==> flow/design.v (excerpt) <==
module top(input logic [15:0]  data_i,
           input logic         valid_i,
           input logic         clk,
           input logic         rst_n,
           output logic        ready_o,
           output logic valid_o,
           output logic [31:0] password_o);
    logic [15:0] dividend;
    logic [15:0] quotient;
    logic [15:0] remainder;
    logic        init;
    logic        stop;
    logic [31:0] turns;
    logic        ready1;
    logic        valid2, ready2;
    logic        valid3;
    logic [15:0] cnt;
    logic [15:0] total_num_turns;
    typedef enum logic[2:0] {
        IDLE,
        CHECK_TOTAL_CNT,
        ACTIVE,
        WAIT1,
        WAIT2,
        DONE
    }state_t;
    state_t state;
    always_ff @(posedge clk) begin
        if(!rst_n) begin
            state <= IDLE;
            valid_o <= 0;
            init <= 1;
            stop <= 1;
            cnt <= 0;
        end
        else begin
            unique case(state)
                IDLE: begin
                    if(valid_i && ready_o) begin
                        init <= 0;
                        state <= CHECK_TOTAL_CNT;
                    end
                end
                CHECK_TOTAL_CNT: begin
                    if(cnt == total_num_turns) begin
                        state <= DONE;
                    end
                    else begin
                        state <= ACTIVE;
                        stop <= 0;
                        init <= 0;
                    end
                end
                ACTIVE:begin
                    if(ready_o && valid_i) begin
                        cnt <= cnt + 1;
                        if(cnt + 1 == total_num_turns) begin
                            state <= WAIT1;
                            stop <= 1;
                        end
                    end
                end
                WAIT1: begin
                    state <= WAIT2;
                end
                WAIT2: begin
                    if(ready2 && !valid2) begin
                        valid_o <= 1;
  ...
Size: roughly 2000 cells after synthesis, ~200 flip-flops, roughly 53 I/O pins.
clock: 13.0 ns
lec_check: 0
cap_margin: 20
core_margin: 2
core_utilization: 40
cts_cluster_diameter: 390
cts_cluster_size: 94
hold_slack_margin: -0.06
place_density: 0.38
slew_margin: 20
tns_end_percent: 25
run.sh (not shown) runs the stock make flow with config.mk's settings and CLKGATE_MAP_FILE=.
Rerun with:
Settings changed: CTS_CLUSTER_DIAMETER 390 to not set, CTS_CLUSTER_SIZE 94 to not set, HOLD_SLACK_MARGIN -0.06 to not set, PLACE_DENSITY 0.38 to 0.6, TNS_END_PERCENT 25 to not set.
Clock period 13.0 ns to 12.6 ns, I/O delays scaled along.
The new run went through all stages and came out clean.
Cell count barely changes.
Via count came out higher by 0.78%.
Routed wire length shrinks by 8.8%.
Rerun with:
Settings changed: ABC_AREA set to 1, CORE_UTILIZATION 40 to 68, CTS_CLUSTER_DIAMETER set to 365, PLACE_DENSITY 0.6 to 0.37.
Clock period 12.6 ns to 6.56 ns, I/O delays scaled along.
This time the run never finished: it broke off in 5_1_grt on ODB-0269.
Synthesized area grows by 4.2%.
Die size shrinks by 38%.
Synthesized cell count grows by 24%.
Rerun with:
Settings changed: ABC_AREA 1 to not set, CORE_UTILIZATION 68 to 40, CTS_CLUSTER_DIAMETER 365 to not set, PLACE_DENSITY 0.37 to 0.6.
Clock period 6.56 ns to 13.0 ns, I/O delays scaled along.
What happened: The new run finished clean. Synthesized area fell by 4.0%. Die area rose by 61%. Synthesized cell count decreases by 19%.

Setup of v9:
The RTL this note starts from:
==> flow/design.v <==
module divider(
    input logic [15:0]  dividend,
    output logic [15:0] quotient,
    output logic [15:0] remainder
);
    localparam logic[15:0] MAGIC = 16'h000047AF;
    logic [31:0]           temp;
    logic [31:0]           q;
    logic [15:0]           diff, t;
    assign temp = MAGIC * dividend[14:0];
    assign q = temp[31:16];
    assign diff = (dividend[14:0] - q) >> 1;
    assign t = diff + q;
    assign quotient = t >> 6;
    assign remainder[14:0] = dividend[14:0] - ((quotient << 6) + (quotient << 5) + (quotient << 2));
    assign remainder[15] = dividend[15];
endmodule
module input_circuit(
    input logic clk,
    input logic rst_n,
    input logic init_i,
    input logic stop_i,
    input logic [15:0] data_i,
    input logic valid_1,
    output logic ready_1,
    output logic [15:0] data_o,
    output logic valid_2,
    input  logic ready_2,
    output logic[15:0] total_num_turns_o
);
    logic[15:0] skid_buffer;
    logic       skid_buffer_empty;
    logic       r_init;
    logic       t1_done, t2_done;
    assign t1_done = ready_1 && valid_1;
    assign t2_done = ready_2 && valid_2;
    always_ff @(posedge clk) begin
        if(!rst_n) begin
            ready_1 <= 0;
        end
        else begin
            if(r_init)
              ready_1 <= !t1_done;
            else begin
                if(!stop_i) begin
                    if(skid_buffer_empty) begin
                        if((!valid_2) || t2_done)
                          ready_1 <= 1;
                        else ready_1 <= 0;
                    end else ready_1 <= 0;
                end
                else
                    ready_1 <= 0;
            end
        end
    end
    always_ff @(posedge clk) begin
        if(!rst_n) begin
            valid_2 <= 0;
        end
        else begin
            if(r_init)
              valid_2 <= 0;
            else begin
                if(t2_done) begin
                    if(skid_buffer_empty) begin
                        if(t1_done) begin
                            data_o <= data_i;
                            valid_2 <= 1;
                        end
                        else begin
                            valid_2 <= 0;
                        end
                    end
                    else begin
                        data_o <= skid_buffer;
                        valid_2 <= 1;
                    end
                end
                else if(!valid_2) begin
                    if(t1_done) begin
                        data_o <= data_i;
                        valid_2 <= 1;
                    end
                end
            end
        end
    end
    always_ff @(posedge clk) begin
        if(!rst_n) begin
            r_init <= 0;
            skid_buffer_empty <= 1;
        end
        else begin
            if(r_init) begin
                if(t1_done) begin
                    r_init <= 0;
                    total_num_turns_o <= data_i;
                end
            end
            else begin
                if(init_i)
                    r_init <= 1;
                if(t1_done && valid_2 && !t2_done) begin
                    skid_buffer <= data_i;
                    skid_buffer_empty <= 0;
                end
                else if(!t1_done && t2_done && !skid_buffer_empty) begin
                    skid_buffer_empty <= 1;
                end
            end
        end
    end
endmodule
module dial_solver(
        input logic [15:0] val,
        input logic        valid_i,
        input logic        clk,
        input logic        rst_n,
        input logic [15:0] full_turns,
        output logic       ready,
        output logic       valid,
        output logic [31:0] password
);
    logic signed[31:0] dial;
    logic signed[31:0] old_dial;
    logic [15:0] rval;
    typedef enum logic {
        LEFT = 0,
        RIGHT = 1
    } turn_t;
    typedef enum logic[2:0]{
        IDLE,
        READY,
        CHECK_TURN,
        R_END,
        L_END
    }state_t;
    logic turn;
    state_t state;
    assign turn = rval[15];
    always_ff @(posedge clk) begin
        if(!rst_n) begin
            ready <= 0;
            password <= 0;
            dial <= 50;
            state <= IDLE;
        end
        else begin
            unique case(state)
                IDLE: begin
                    ready <= 1;
                    state <= READY;
                end
                READY: begin
                    if(valid_i) begin
                      old_dial <= dial;
                      password <= password + full_turns;
                      rval <= val;
                      state <= CHECK_TURN;
                      ready <= 0;
                    end
                end
                CHECK_TURN: begin
                    if(turn == RIGHT) begin
                      dial <= dial + rval[14:0];
                      state <= R_END;
                    end
                    else begin
                      dial <= dial - rval[14:0];
                      state <= L_END;
                    end
                end
                R_END: begin
                    if(dial > 99) begin
                        dial <= dial - 100;
                        password <= password + 1;
                    end
                    state <= READY;
                    ready <= 1;
                end
                L_END: begin
                    if(dial < 0) begin
                      dial <= dial + 100;
                    end
                    if((dial < 0 || dial == 0) && old_dial != 0)
                        password <= password + 1;
                    state <= READY;
                    ready <= 1;
                end
            endcase
        end
    end
endmodule
module top(input logic [15:0]  data_i,
           input logic         valid_i,
           input logic         clk,
           input logic         rst_n,
           output logic        ready_o,
           output logic valid_o,
           output logic [31:0] password_o);
    logic [15:0] dividend;
    logic [15:0] quotient;
    logic [15:0] remainder;
    logic        init;
    logic        stop;
    logic [31:0] turns;
    logic        ready1;
    logic        valid2, ready2;
    logic        valid3;
    logic [15:0] cnt;
    logic [15:0] total_num_turns;
    typedef enum logic[2:0] {
        IDLE,
        CHECK_TOTAL_CNT,
        ACTIVE,
        WAIT1,
        WAIT2,
        DONE
    }state_t;
    state_t state;
    always_ff @(posedge clk) begin
        if(!rst_n) begin
            state <= IDLE;
            valid_o <= 0;
            init <= 1;
            stop <= 1;
            cnt <= 0;
        end
        else begin
            unique case(state)
                IDLE: begin
                    if(valid_i && ready_o) begin
                        init <= 0;
                        state <= CHECK_TOTAL_CNT;
                    end
                end
                CHECK_TOTAL_CNT: begin
                    if(cnt == total_num_turns) begin
                        state <= DONE;
                    end
                    else begin
                        state <= ACTIVE;
                        stop <= 0;
                        init <= 0;
                    end
                end
                ACTIVE:begin
                    if(ready_o && valid_i) begin
                        cnt <= cnt + 1;
                        if(cnt + 1 == total_num_turns) begin
                            state <= WAIT1;
                            stop <= 1;
                        end
                    end
                end
                WAIT1: begin
                    state <= WAIT2;
                end
                WAIT2: begin
                    if(ready2 && !valid2) begin
                        valid_o <= 1;
                        state <= DONE;
                    end
                end
                DONE:begin
                    valid_o <= 0;
                    stop <= 1;
                    init <= 1;
                    state <= IDLE;
                end
            endcase
        end
    end
    input_circuit ic (
        .clk (clk),
        .rst_n (rst_n),
        .data_i (data_i),
        .valid_1 (valid_i),
        .ready_1 (ready_o),
        .data_o (dividend),
        .valid_2 (valid2),
        .ready_2 (ready2),
        .total_num_turns_o (total_num_turns),
        .init_i (init),
        .stop_i (stop));
    divider d(.dividend (dividend),
              .quotient (quotient),
              .remainder (remainder));
    dial_solver ds(.val (remainder),
                  .valid_i (valid2),
                  .clk (clk),
                  .rst_n (rst_n),
                  .ready (ready2),
                  .valid (valid_3),
                  .password (password_o),
                  .full_turns (quotient));
endmodule
==> flow/config.mk <==
export PLATFORM = sky130hd
export DESIGN_NAME = top
export DESIGN_NICKNAME = top
export VERILOG_FILES = /design/flow/design.v
export SDC_FILE = /design/flow/constraint.sdc
export NUM_CORES = 4
export LEC_CHECK = 0
export CAP_MARGIN = 20
export CORE_MARGIN = 2
export CORE_UTILIZATION = 46
export GPL_ROUTABILITY_DRIVEN = 0
export SLEW_MARGIN = 20
==> flow/constraint.sdc <==
create_clock -name core_clock -period 13.0 [get_ports {clk}]
set_input_delay 2.6000 -clock core_clock [delete_from_list [all_inputs] [get_ports {clk}]]
set_output_delay 2.6000 -clock core_clock [all_outputs]
set_load 0.01 [all_outputs]
v9: all stages complete, timing, DRC and antenna checks passed
### v9 -> v44
Settings: MIN_ROUTING_LAYER now met1, previously not set; GPL_TIMING_DRIVEN now 0, previously not set; CORE_MARGIN now 4, was 2; MAX_ROUTING_LAYER now met4, previously not set; CAP_MARGIN now 15, was 20; CTS_CLUSTER_SIZE now 99, previously not set; CORE_ASPECT_RATIO now 0.93, previously not set; CELL_PAD_IN_SITES_GLOBAL_PLACEMENT now 3, previously not set; CTS_CLUSTER_DIAMETER now 279, previously not set; GPL_ROUTABILITY_DRIVEN now 1, was 0.
--- outcome ---
- Per the comparison of v44 with v9, area of the core region has decreased, routed length per placed instance climbed 12%.
- v44: met2 capacity usage during global routing lower than v9
- Met3 routed wirelength (v44 over v9): increase, 590 um
- Summary: with v9 as the reference, maximum achievable frequency in v44 moved down slightly.
- In the flow results for v44 and v9, the via count is smaller on v9.
- Between v9 and v44, the clock distribution area overhead in the final layout figures differ only marginally.
Setup changes, v44 to v26
Settings: CTS_CLUSTER_DIAMETER removed (was 279); CTS_CLUSTER_SIZE removed (was 99); GPL_ROUTABILITY_DRIVEN removed (was 1); CAP_MARGIN changed from 15 to 20; CORE_UTILIZATION changed from 46 to 72; MAX_ROUTING_LAYER removed (was met4); CORE_MARGIN changed from 4 to 2; MIN_ROUTING_LAYER removed (was met1); CELL_PAD_IN_SITES_GLOBAL_PLACEMENT removed (was 3); CORE_ASPECT_RATIO removed (was 0.93); ABC_AREA newly set to 1; GPL_TIMING_DRIVEN removed (was 0); the clock period (ns, I/O delays scaled along) changed from 13.0 to 11.3.
==> results <==
v26 reached the end of the flow, and the finished layout is clean on the timing, DRC and antenna checks. Die size: v26 is under v44. Number of instances in the synthesized netlist delta for v26 relative to v44: 483 higher. v26 vs v44: number of filler cells placed in the layout down. Diff v44 -> v26: pin slew with the least headroom to its limit moved up; number of vias per cell after detailed routing moved up; flop share of the area moved down; total wire length after detailed routing moved up. v26 vs v44, origin of the worst setup path: ic.data_o[8] vs ic.data_o[4]. Clock-buffer cell count ended up 1 lower on v26 than on v44. Sort v44 and v26 by met3 wire length, descending, and v26 comes first.
### v26 -> v50
Settings: the clock period (ns, I/O delays scaled along) changed from 11.3 to 11.4.
==> comparison <==
- As far as average footprint of a synthesized cell goes, v50 and v26 are indistinguishable; the numbers are identical.
- | post-layout instance area | v50 vs v26 | ≈ equal |
- Clock skew after layout: v50 better than v26
- Latest clock arrival within the worst-skew pair: v50 vs v26 — no meaningful difference
- v26 → v50: number of gates on the worst path with buffers counted down 11%, per-cell routed wire length went down.
- Comparing v50 against v26, there is no change at all in flip-flop and latch area.
- The final reports for v50 and v26 show count of clock buffers in the final design higher in the former.
- Comparing data arrival time of the critical path for v26 and v50, the smaller number came from v50.
- Summary: violation tally from detailed-route iteration zero, v50 better than v26
What v52 does differently from v50 at the input level:
Settings: setting SETUP_SLACK_MARGIN to 1.3 for the first time; removing ABC_AREA (formerly 1); setting PLACE_DENSITY_LB_ADDON to 0.0 for the first time; setting CTS_CLUSTER_SIZE to 32 for the first time; changing the clock period (ns, I/O delays scaled along) from 11.4 to 10.4.
==> results <==
The sole clean run among v50 and v52 is v50.
The flow for v52 finished, though final verification flagged setup timing.
The depth of the critical timing path with buffers and inverters included reported for v52 is smaller than that of v50 by 18%.
Going from v50 to v52, the critical path data required time was found to have gone down by 1.02 ns.
Comparing v50 and v52, the higher total negative slack for setup checks was measured on v50.
Number of cell instances after yosys synthesis was lower in the run labelled v52.
The following lists how v54 was set up differently from v52:
Settings: CORE_UTILIZATION now 41, was 72; PLACE_DENSITY now 0.6, previously not set; PLACE_DENSITY_LB_ADDON no longer set, was 0.0; CTS_CLUSTER_SIZE no longer set, was 32; SETUP_SLACK_MARGIN no longer set, was 1.3; the clock period (ns, I/O delays scaled along) now 12.6, was 10.4.
- Having completed the whole flow, v54 delivered a layout that passed the timing, DRC and antenna checks.
- Taking v52 as the reference, in v54 final worst setup slack grew by 3.12 ns, non-clock buffer share of cell area -7.4 points, final cell count picked up an extra 1.4%, number of iterations in the first detailed-routing pass went down.

// top: RTL as listed in full above, without the edits since
clock: 8.75 ns
lec_check: 0
cap_margin: 20
core_margin: 2
core_utilization: 70
cts_cluster_diameter: 278
cts_cluster_size: 39
hold_slack_margin: -0.1
max_routing_layer: met5
place_density: 0.65
setup_slack_margin: 2.17
slew_margin: 40
tns_end_percent: 75
The first run finished with negative setup slack left.
==> next run, changes <==
Settings changed: ABC_AREA set to 1, CORE_UTILIZATION 70 to 72, CTS_CLUSTER_SIZE 39 to 27, HOLD_SLACK_MARGIN -0.1 to unset, PLACE_DENSITY 0.65 to unset, PLACE_DENSITY_LB_ADDON set to 0.22, SETUP_SLACK_MARGIN 2.17 to unset, SLEW_MARGIN 40 to 5.
Clock period 8.75 ns to 11.5 ns, I/O delays scaled along.
Outcome: Now the flow finished with timing, DRC and antenna clean. Routed wire length is lower by about 20%. Area after synthesis rose by about 4%. Sequential share of layout area goes up by 2.3 points.
==> next run, changes <==
Settings changed: CTS_CLUSTER_DIAMETER 278 to unset, CTS_CLUSTER_SIZE 27 to unset, MAX_ROUTING_LAYER met5 to unset, PLACE_DENSITY_LB_ADDON 0.22 to 0.2, SETUP_SLACK_MARGIN set to 3.0, SLEW_MARGIN 5 to 20, TNS_END_PERCENT 75 to 5.
Clock period 11.5 ns to 11.4 ns, I/O delays scaled along.
Non-clock buffer count rose by 80.
Critical path depth rose by 4.
Setup slack improves by 0.20 ns.
Area after synthesis is unchanged.
Fmax rose by 2.9%.
Routed wire length rose by 17%.
Synthesized cell count stays the same.

== run 1 ==
// top: RTL as listed in full above, without the edits since
make LEC_CHECK=0 CAP_MARGIN=5 CORE_MARGIN=2 CORE_UTILIZATION=67 CTS_CLUSTER_DIAMETER=278 CTS_CLUSTER_SIZE=11 MAX_ROUTING_LAYER=met5 PLACE_DENSITY=0.95 SLEW_MARGIN=20 TNS_END_PERCENT=95 finish   # period 8.22 ns
Run status, run 1: aborted in 5_1_grt, error GRT-0232
> inputs changed (run 1 -> run 2)
==> flow/config.mk <==
export PLATFORM = sky130hd
export DESIGN_NAME = top
export DESIGN_NICKNAME = top
export VERILOG_FILES = /design/flow/design.v
export SDC_FILE = /design/flow/constraint.sdc
export NUM_CORES = 4
export LEC_CHECK = 0
export CAP_MARGIN = 40
export CORE_ASPECT_RATIO = 0.5
export CORE_MARGIN = 2
export CORE_UTILIZATION = 62
export CTS_CLUSTER_DIAMETER = 278
export CTS_CLUSTER_SIZE = 92
export MAX_ROUTING_LAYER = met5
export PLACE_DENSITY_LB_ADDON = 0.05
export SLEW_MARGIN = 40
export TNS_END_PERCENT = 5
==> comparison <==
- What ended run 1 was a tool error in 5_1_grt; the run never finished.
- Run 2 completed end to end; final checks failed (setup timing).
- Of run 2 and run 1, the higher width of the die belongs to run 2.
- Comparing run 1 against run 2, there is no change at all in post-synthesis average cell area.
- Taking run 1 as the reference, in run 2 pre-CTS worst setup slack +0.71 ns; number of instances resized during post-cts repair -90.
What run 3 does differently from run 2 at the input level:
==> flow/config.mk <==
export PLATFORM = sky130hd
export DESIGN_NAME = top
export DESIGN_NICKNAME = top
export VERILOG_FILES = /design/flow/design.v
export SDC_FILE = /design/flow/constraint.sdc
export NUM_CORES = 4
export LEC_CHECK = 0
export CAP_MARGIN = 20
export CORE_MARGIN = 2
export CORE_UTILIZATION = 65
export SLEW_MARGIN = 20
==> flow/constraint.sdc <==
create_clock -name core_clock -period 10.1 [get_ports {clk}]
set_input_delay 2.0200 -clock core_clock [delete_from_list [all_inputs] [get_ports {clk}]]
set_output_delay 2.0200 -clock core_clock [all_outputs]
set_load 0.01 [all_outputs]
Finished, but not clean: run 3, with setup timing.
The slack of the critical path of run 3 was superior to that of run 2.
Relative to run 2, total global-route track usage has gone up in run 3.
Summary — time the final worst path needs with I/O delays and setup, run 3 relative to run 2: lower, by 0.038 ns.
Run 2 -> run 3: path length in cells of the critical path increased slightly
Measured slew at the worst slew-check pin: run 3 > run 2
Number of non-clock buffers in the layout: run 3 < run 2
Compared run 2 against run 3; sequential share of layout area within noise.
#### Input delta (run 4 over run 3)
diff --git a/flow/config.mk b/flow/config.mk
--- a/flow/config.mk
+++ b/flow/config.mk
@@ -8,4 +8,5 @@
 export CAP_MARGIN = 20
 export CORE_MARGIN = 2
-export CORE_UTILIZATION = 65
+export CORE_UTILIZATION = 72
+export PLACE_DENSITY = 0.68
 export SLEW_MARGIN = 20
==> flow/constraint.sdc <==
create_clock -name core_clock -period 10.4 [get_ports {clk}]
set_input_delay 2.0800 -clock core_clock [delete_from_list [all_inputs] [get_ports {clk}]]
set_output_delay 2.0800 -clock core_clock [all_outputs]
set_load 0.01 [all_outputs]
==> results <==
- Area used by multi-input combinational logic is higher on run 4
- Met3 demand-to-capacity share in global routing in run 4 vs run 3: up 6.0 points
- Although run 4 finished all stages, its layout failed final checks on setup timing.
- Global placer's final weighted congestion grows by a few percent when moving from run 3 to run 4.
- Worst-path maximum fanout: run 4 lower than run 3
- Summary of run 4 over run 3: cell area picked up an extra 510 sq um; via density per instance picked up an extra 25%.
- As of run 4, wire length had risen by more than half compared to run 3.
- Non-clock buffer contribution to total cell area delta (run 4 -> run 3): insignificant
- Taking run 3 as the reference point, the highest clock frequency the design can meet of run 4 falls by 14%.
